==> inputs of job 1504 <==
Design pic_buffer_v2, start of the top module:
module pic_buffer_v2 #(
    parameter DSIZE = 8,
    parameter IMAGE_WIDTH = 256,
    parameter IMAGE_LENGTH= 256,
    parameter BUFFER_SIZE = IMAGE_WIDTH*2+3
) (
	input               clk, 
    input               rst_n,
    input               frame_start,
    input               shift,
	input  [DSIZE-1:0]  sr_in,
    output rng_flag,
    output              sr_pixel_valid,
    output [DSIZE-1:0]  sr_pixel_0, sr_pixel_1, sr_pixel_2,
    output [DSIZE-1:0]  sr_pixel_3, sr_pixel_4, sr_pixel_5,
    output [DSIZE-1:0]  sr_pixel_6, sr_pixel_7, sr_pixel_8 
);
clock: 4.6 ns
lec_check: 0
cap_margin: 20
cell_pad_in_sites_detail_placement: 1
cell_pad_in_sites_global_placement: 3
core_aspect_ratio: 1.63
core_margin: 2
core_utilization: 50
gpl_routability_driven: 0
gpl_timing_driven: 0
hold_slack_margin: 0.22
max_routing_layer: met5
place_density_lb_addon: 0.03
setup_slack_margin: 0.91
slew_margin: 20
synth_memory_max_bits: 16384
tns_end_percent: 100
run.sh (not shown) runs the stock make flow with config.mk's settings and CLKGATE_MAP_FILE=.
==> job 7794: changes against job 1504 <==
==> flow/config.mk (replaced) <==
export PLATFORM = sky130hd
export DESIGN_NAME = pic_buffer_v2
export DESIGN_NICKNAME = pic_buffer_v2
export VERILOG_FILES = /design/flow/design.v
export SDC_FILE = /design/flow/constraint.sdc
export NUM_CORES = 4
export LEC_CHECK = 0
export ABC_AREA = 1
export CAP_MARGIN = 20
export CORE_MARGIN = 2
export CORE_UTILIZATION = 72
export CTS_CLUSTER_DIAMETER = 199
export CTS_CLUSTER_SIZE = 10
export PLACE_DENSITY_LB_ADDON = 0.14
export SLEW_MARGIN = 20
export SYNTH_MEMORY_MAX_BITS = 16384
==> flow/constraint.sdc (replaced) <==
create_clock -name core_clock -period 3.25 [get_ports {clk}]
set_input_delay 0.6500 -clock core_clock [delete_from_list [all_inputs] [get_ports {clk}]]
set_output_delay 0.6500 -clock core_clock [all_outputs]
set_load 0.01 [all_outputs]
==> job 8667: changes against job 1504 <==
==> flow/config.mk (replaced) <==
export PLATFORM = sky130hd
export DESIGN_NAME = pic_buffer_v2
export DESIGN_NICKNAME = pic_buffer_v2
export VERILOG_FILES = /design/flow/design.v
export SDC_FILE = /design/flow/constraint.sdc
export NUM_CORES = 4
export LEC_CHECK = 0
export ABC_AREA = 1
export CAP_MARGIN = 20
export CORE_ASPECT_RATIO = 0.5
export CORE_MARGIN = 2
export CORE_UTILIZATION = 72
export CTS_CLUSTER_DIAMETER = 383
export CTS_CLUSTER_SIZE = 96
export PLACE_DENSITY = 0.42
export SLEW_MARGIN = 20
export SYNTH_MEMORY_MAX_BITS = 16384
export TNS_END_PERCENT = 20
==> flow/constraint.sdc (replaced) <==
create_clock -name core_clock -period 2.48 [get_ports {clk}]
set_input_delay 0.4960 -clock core_clock [delete_from_list [all_inputs] [get_ports {clk}]]
set_output_delay 0.4960 -clock core_clock [all_outputs]
set_load 0.01 [all_outputs]
==> comparison <==
Job 1504 finished with timing, DRC and antenna clean. Job 7794 ended with an error in clock tree synthesis. Job 8667 ended with an error in detailed placement (DPL-0033).
Of job 8667 and job 1504, job 8667 has the higher area after synthesis (gap 0.27%, measured against job 1504).
Between job 7794 and job 1504, the lower synthesized cell count is in job 1504 (gap 4.3%, measured against job 1504).
Die area is about the same in job 7794 and job 8667.

* * *

==> build 69: inputs <==
==> flow/design.v <==
`timescale 1ns/1ps
module pic_buffer_v2 #(
    parameter DSIZE = 8,
    parameter IMAGE_WIDTH = 256,
    parameter IMAGE_LENGTH= 256,
    parameter BUFFER_SIZE = IMAGE_WIDTH*2+3
) (
	input               clk, 
    input               rst_n,
    input               frame_start,
    input               shift,
	input  [DSIZE-1:0]  sr_in,
    output rng_flag,
    output              sr_pixel_valid,
    output [DSIZE-1:0]  sr_pixel_0, sr_pixel_1, sr_pixel_2,
    output [DSIZE-1:0]  sr_pixel_3, sr_pixel_4, sr_pixel_5,
    output [DSIZE-1:0]  sr_pixel_6, sr_pixel_7, sr_pixel_8 
);
localparam IMAGE_SIZE           = IMAGE_WIDTH*IMAGE_LENGTH;
localparam ISIZE                = $clog2(IMAGE_SIZE+1);
localparam STARTING_OFFSET      = IMAGE_WIDTH+1;
localparam BUFFER_TOP_OFFSET    = IMAGE_WIDTH+2-1;
localparam BUFFER_BOT_OFFSET    = IMAGE_SIZE-IMAGE_WIDTH-1;
localparam WSIZE                = $clog2(IMAGE_WIDTH+1);
localparam CSIZE                = $clog2(STARTING_OFFSET);
localparam TOP_LIMIT = 2*IMAGE_WIDTH-1;
localparam BOT_LIMIT = IMAGE_SIZE-IMAGE_WIDTH-1;
reg [DSIZE-1:0] sr [BUFFER_SIZE-1:0];
reg 			sr_valid;
reg [ISIZE-1:0] image_counter;
reg [WSIZE-1:0] column_counter;
reg [CSIZE-1:0] offset_counter;
wire bottom_shift;
wire init_tag,t_tag,rm_tag,b_tag,r_tag,cm_tag,l_tag;
reg activate_rng;
assign rng_flag = activate_rng;
always @(posedge clk, negedge rst_n) begin
    if (!rst_n) begin
        activate_rng    <= 1'b0;
    end else begin
        if (offset_counter == IMAGE_WIDTH || offset_counter == IMAGE_WIDTH + 1) begin
            activate_rng <= 1'b1;
        end else if (!shift) begin
            activate_rng <= 1'b0;
        end
    end
end
always @(posedge clk, negedge rst_n) begin
    if (!rst_n) begin
        image_counter   <=  'd0;
        column_counter  <=  'd0;
        offset_counter <='d0;
        sr_valid        <= 1'b0;
    end else if (frame_start) begin
        image_counter       <=  'd0;
        offset_counter      <=  'd0;
        column_counter      <=  'd0;
        sr_valid            <= 1'b0;
    end else if ((shift) && (offset_counter <  STARTING_OFFSET)) begin
        sr_valid            <= 1'b0;
        image_counter       <=  'd0;
        column_counter      <=  'd0;
        if (offset_counter == STARTING_OFFSET-1) begin
            offset_counter  <= STARTING_OFFSET;
        end else begin
            offset_counter  <= offset_counter + 'd1;
        end
    end else if (((shift || bottom_shift) && init_tag) && (image_counter != IMAGE_SIZE)) begin
        sr_valid <= 1'b1;
        image_counter <= image_counter + 1;
        if ( column_counter == IMAGE_WIDTH) begin
            column_counter <= 'd1;
        end else begin
            column_counter <= column_counter+ 1;
        end
    end else if ((image_counter == IMAGE_SIZE)) begin
        sr_valid <= 1'b0;
        image_counter <=  'd0;
    end
end
integer n;
always @ (posedge clk)begin
    for (n = BUFFER_SIZE-1; n>0; n = n-1) begin
        sr[n] <= sr[n-1];
    end
    if (shift == 1'b1) begin
        sr[0] <= sr_in;
    end else begin
        sr[0] <= 'd0;
    end
end
assign sr_pixel_valid = sr_valid;
assign bottom_shift = sr_valid && image_counter >= IMAGE_SIZE - IMAGE_WIDTH - 1 && image_counter  <= IMAGE_SIZE;
assign init_tag = offset_counter == STARTING_OFFSET;
assign l_tag    = sr_valid && column_counter == 'd1;
assign r_tag    = sr_valid && column_counter == IMAGE_WIDTH;
assign t_tag    = sr_valid && image_counter  <= 0+IMAGE_WIDTH;
assign b_tag    = sr_valid && image_counter  >= IMAGE_SIZE - IMAGE_WIDTH + 1 && image_counter  <= IMAGE_SIZE;
assign cm_tag   = sr_valid && !(r_tag || l_tag);
assign rm_tag   = sr_valid && !(t_tag || b_tag);
assign sr_pixel_0 = 
(t_tag)?(   
        (r_tag)?    (sr[IMAGE_WIDTH * 1 + 2]):
        (cm_tag)?   (sr[IMAGE_WIDTH * 1 + 2]):
                    (sr[IMAGE_WIDTH * 1 + 1]) 
):(
(rm_tag)?(
        (r_tag)?    (sr[IMAGE_WIDTH * 2 + 2]):
        (cm_tag)?   (sr[IMAGE_WIDTH * 2 + 2]):
                    (sr[IMAGE_WIDTH * 2 + 1]) 
):(
(b_tag)?(
        (r_tag)?    (sr[IMAGE_WIDTH * 2 + 2]):
        (cm_tag)?   (sr[IMAGE_WIDTH * 2 + 2]):
                    (sr[IMAGE_WIDTH * 2 + 1]) 
):('d0)
));
assign sr_pixel_1 = 
(t_tag)?(   
        (r_tag)?    (sr[IMAGE_WIDTH * 1 + 1]):
        (cm_tag)?   (sr[IMAGE_WIDTH * 1 + 1]):
                    (sr[IMAGE_WIDTH * 1 + 1]) 
):(
(rm_tag)?(
        (r_tag)?    (sr[IMAGE_WIDTH * 2 + 1]):
        (cm_tag)?   (sr[IMAGE_WIDTH * 2 + 1]):
                    (sr[IMAGE_WIDTH * 2 + 1]) 
):(
(b_tag)?(
        (r_tag)?    (sr[IMAGE_WIDTH * 2 + 1]):
        (cm_tag)?   (sr[IMAGE_WIDTH * 2 + 1]):
                    (sr[IMAGE_WIDTH * 2 + 1]) 
):('d0)
));
assign sr_pixel_2 = 
(t_tag)?(   
        (r_tag)?    (sr[IMAGE_WIDTH * 1 + 1]):
        (cm_tag)?   (sr[IMAGE_WIDTH * 1 + 0]):
                    (sr[IMAGE_WIDTH * 1 + 0]) 
):(
(rm_tag)?(
        (r_tag)?    (sr[IMAGE_WIDTH * 2 + 1]):
        (cm_tag)?   (sr[IMAGE_WIDTH * 2 + 0]):
                    (sr[IMAGE_WIDTH * 2 + 0]) 
):(
(b_tag)?(
        (r_tag)?    (sr[IMAGE_WIDTH * 2 + 1]):
        (cm_tag)?   (sr[IMAGE_WIDTH * 2 + 0]):
                    (sr[IMAGE_WIDTH * 2 + 0]) 
):('d0)
));
assign sr_pixel_3 = 
(t_tag)?(   
        (r_tag)?    (sr[IMAGE_WIDTH * 1 + 2]):
        (cm_tag)?   (sr[IMAGE_WIDTH * 1 + 2]):
                    (sr[IMAGE_WIDTH * 1 + 1]) 
):(
(rm_tag)?(
        (r_tag)?    (sr[IMAGE_WIDTH * 1 + 2]):
        (cm_tag)?   (sr[IMAGE_WIDTH * 1 + 2]):
                    (sr[IMAGE_WIDTH * 1 + 1]) 
):(
(b_tag)?(
        (r_tag)?    (sr[IMAGE_WIDTH * 1 + 2]):
        (cm_tag)?   (sr[IMAGE_WIDTH * 1 + 2]):
                    (sr[IMAGE_WIDTH * 1 + 1]) 
):('d0)
));
assign sr_pixel_4 = sr[IMAGE_WIDTH * 1 + 1]; 
assign sr_pixel_5 = 
(t_tag)?(   
        (r_tag)?    (sr[IMAGE_WIDTH * 1 + 1]):
        (cm_tag)?   (sr[IMAGE_WIDTH * 1 + 0]):
                    (sr[IMAGE_WIDTH * 1 + 0]) 
):(
(rm_tag)?(
        (r_tag)?    (sr[IMAGE_WIDTH * 1 + 1]):
        (cm_tag)?   (sr[IMAGE_WIDTH * 1 + 0]):
                    (sr[IMAGE_WIDTH * 1 + 0]) 
):(
(b_tag)?(
        (r_tag)?    (sr[IMAGE_WIDTH * 1 + 1]):
        (cm_tag)?   (sr[IMAGE_WIDTH * 1 + 0]):
                    (sr[IMAGE_WIDTH * 1 + 0]) 
):('d0)
));
assign sr_pixel_6 = 
(t_tag)?(   
        (r_tag)?    (sr[IMAGE_WIDTH * 0 + 2]):
        (cm_tag)?   (sr[IMAGE_WIDTH * 0 + 2]):
                    (sr[IMAGE_WIDTH * 0 + 1]) 
):(
(rm_tag)?(
        (r_tag)?    (sr[IMAGE_WIDTH * 0 + 2]):
        (cm_tag)?   (sr[IMAGE_WIDTH * 0 + 2]):
                    (sr[IMAGE_WIDTH * 0 + 1]) 
):(
(b_tag)?(
        (r_tag)?    (sr[IMAGE_WIDTH * 1 + 2]):
        (cm_tag)?   (sr[IMAGE_WIDTH * 1 + 2]):
                    (sr[IMAGE_WIDTH * 1 + 1]) 
):('d0)
));
assign sr_pixel_7 = 
(t_tag)?(   
        (r_tag)?    (sr[IMAGE_WIDTH * 0 + 1]):
        (cm_tag)?   (sr[IMAGE_WIDTH * 0 + 1]):
                    (sr[IMAGE_WIDTH * 0 + 1]) 
):(
(rm_tag)?(
        (r_tag)?    (sr[IMAGE_WIDTH * 0 + 1]):
        (cm_tag)?   (sr[IMAGE_WIDTH * 0 + 1]):
                    (sr[IMAGE_WIDTH * 0 + 1]) 
):(
(b_tag)?(
        (r_tag)?    (sr[IMAGE_WIDTH * 1 + 1]):
        (cm_tag)?   (sr[IMAGE_WIDTH * 1 + 1]):
                    (sr[IMAGE_WIDTH * 1 + 1]) 
):('d0)
));
assign sr_pixel_8 = 
(t_tag)?(   
        (r_tag)?    (sr[IMAGE_WIDTH * 0 + 1]):
        (cm_tag)?   (sr[IMAGE_WIDTH * 0 + 0]):
                    (sr[IMAGE_WIDTH * 0 + 0]) 
):(
(rm_tag)?(
        (r_tag)?    (sr[IMAGE_WIDTH * 0 + 1]):
        (cm_tag)?   (sr[IMAGE_WIDTH * 0 + 0]):
                    (sr[IMAGE_WIDTH * 0 + 0]) 
):(
(b_tag)?(
        (r_tag)?    (sr[IMAGE_WIDTH * 1 + 1]):
        (cm_tag)?   (sr[IMAGE_WIDTH * 1 + 0]):
                    (sr[IMAGE_WIDTH * 1 + 0]) 
):('d0)
 ));
endmodule
==> flow/run.sh <==
#!/bin/bash
# the make line also repeats each setting of config.mk as NAME=value (left out here)
make -C /OpenROAD-flow-scripts/flow DESIGN_CONFIG=/design/flow/config.mk WORK_HOME=/design/flow/orfs CLKGATE_MAP_FILE= finish
==> flow/config.mk <==
export PLATFORM = sky130hd
export DESIGN_NAME = pic_buffer_v2
export DESIGN_NICKNAME = pic_buffer_v2
export VERILOG_FILES = /design/flow/design.v
export SDC_FILE = /design/flow/constraint.sdc
export NUM_CORES = 4
export LEC_CHECK = 0
export ABC_AREA = 1
export CAP_MARGIN = 20
export CORE_ASPECT_RATIO = 0.83
export CORE_MARGIN = 2
export CORE_UTILIZATION = 72
export PLACE_DENSITY = 0.66
export SLEW_MARGIN = 20
export SYNTH_MEMORY_MAX_BITS = 16384
==> flow/constraint.sdc <==
create_clock -name core_clock -period 2.7 [get_ports {clk}]
set_input_delay 0.5400 -clock core_clock [delete_from_list [all_inputs] [get_ports {clk}]]
set_output_delay 0.5400 -clock core_clock [all_outputs]
set_load 0.01 [all_outputs]
==> inputs of build 4, as changes to build 69 <==
Settings changed: ABC_AREA 1 to 0, CAP_MARGIN 20 to 0, CORE_ASPECT_RATIO 0.83 to default, CORE_MARGIN 2 to 9, CORE_UTILIZATION 72 to 59, CTS_CLUSTER_SIZE from default to 42, GPL_ROUTABILITY_DRIVEN from default to 0, GPL_TIMING_DRIVEN from default to 0, MIN_ROUTING_LAYER from default to met1, PLACE_DENSITY 0.66 to default, PLACE_DENSITY_LB_ADDON from default to 0.1, SETUP_SLACK_MARGIN from default to -0.59, SLEW_MARGIN 20 to 5.
==> flow/constraint.sdc (replaced) <==
create_clock -name core_clock -period 6.53 [get_ports {clk}]
set_input_delay 1.3060 -clock core_clock [delete_from_list [all_inputs] [get_ports {clk}]]
set_output_delay 1.3060 -clock core_clock [all_outputs]
set_load 0.01 [all_outputs]
==> inputs of build 55, as changes to build 69 <==
Settings changed: CORE_ASPECT_RATIO 0.83 to 0.5, CTS_CLUSTER_DIAMETER from default to 313, CTS_CLUSTER_SIZE from default to 100, HOLD_SLACK_MARGIN from default to 0.28, PLACE_DENSITY 0.66 to default, PLACE_DENSITY_LB_ADDON from default to 0.0, SETUP_SLACK_MARGIN from default to 0.23, TNS_END_PERCENT from default to 5.
==> flow/constraint.sdc (replaced) <==
create_clock -name core_clock -period 1.51 [get_ports {clk}]
set_input_delay 0.3020 -clock core_clock [delete_from_list [all_inputs] [get_ports {clk}]]
set_output_delay 0.3020 -clock core_clock [all_outputs]
set_load 0.01 [all_outputs]
==> flow_summary_export.csv <==
group,metric,value,unit
die,chip_area,123000,um^2
status,error_message,"[ERROR DPL-0033] detailed placement checks failed during check placement.",
place,io_buffers,85,
status,stop_stage,"clock tree synthesis (4_1_cts)",
yosys,xor_share,0.00122,
die,die-width,384,um
status,status,"aborted with a tool error",
die,core_area,119000,um^2
yosys,synth_top_area_share,0.954,
# the run above: build 69

==> flow_summary_export.csv <==
group,metric,value,unit
place,io_buffers,84,
die,die-width,400,um
status,status,"no timing/DRC/antenna violations",
die,core_area,144000,um^2
yosys,xor_share,0.00163,
yosys,synth_top_area_share,0.957,
# the run above: build 4

==> flow_summary_export.csv <==
group,metric,value,unit
status,status,"aborted with a tool error",
status,stop_stage,"detailed placement (3_5_place_dp)",
status,error_message,"[ERROR DPL-0033] detailed placement checks failed during check placement.",
yosys,xor_share,0.00122,
die,die-width,494,um
die,core_area,118000,um^2
place,io_buffers,85,
# the run above: build 55

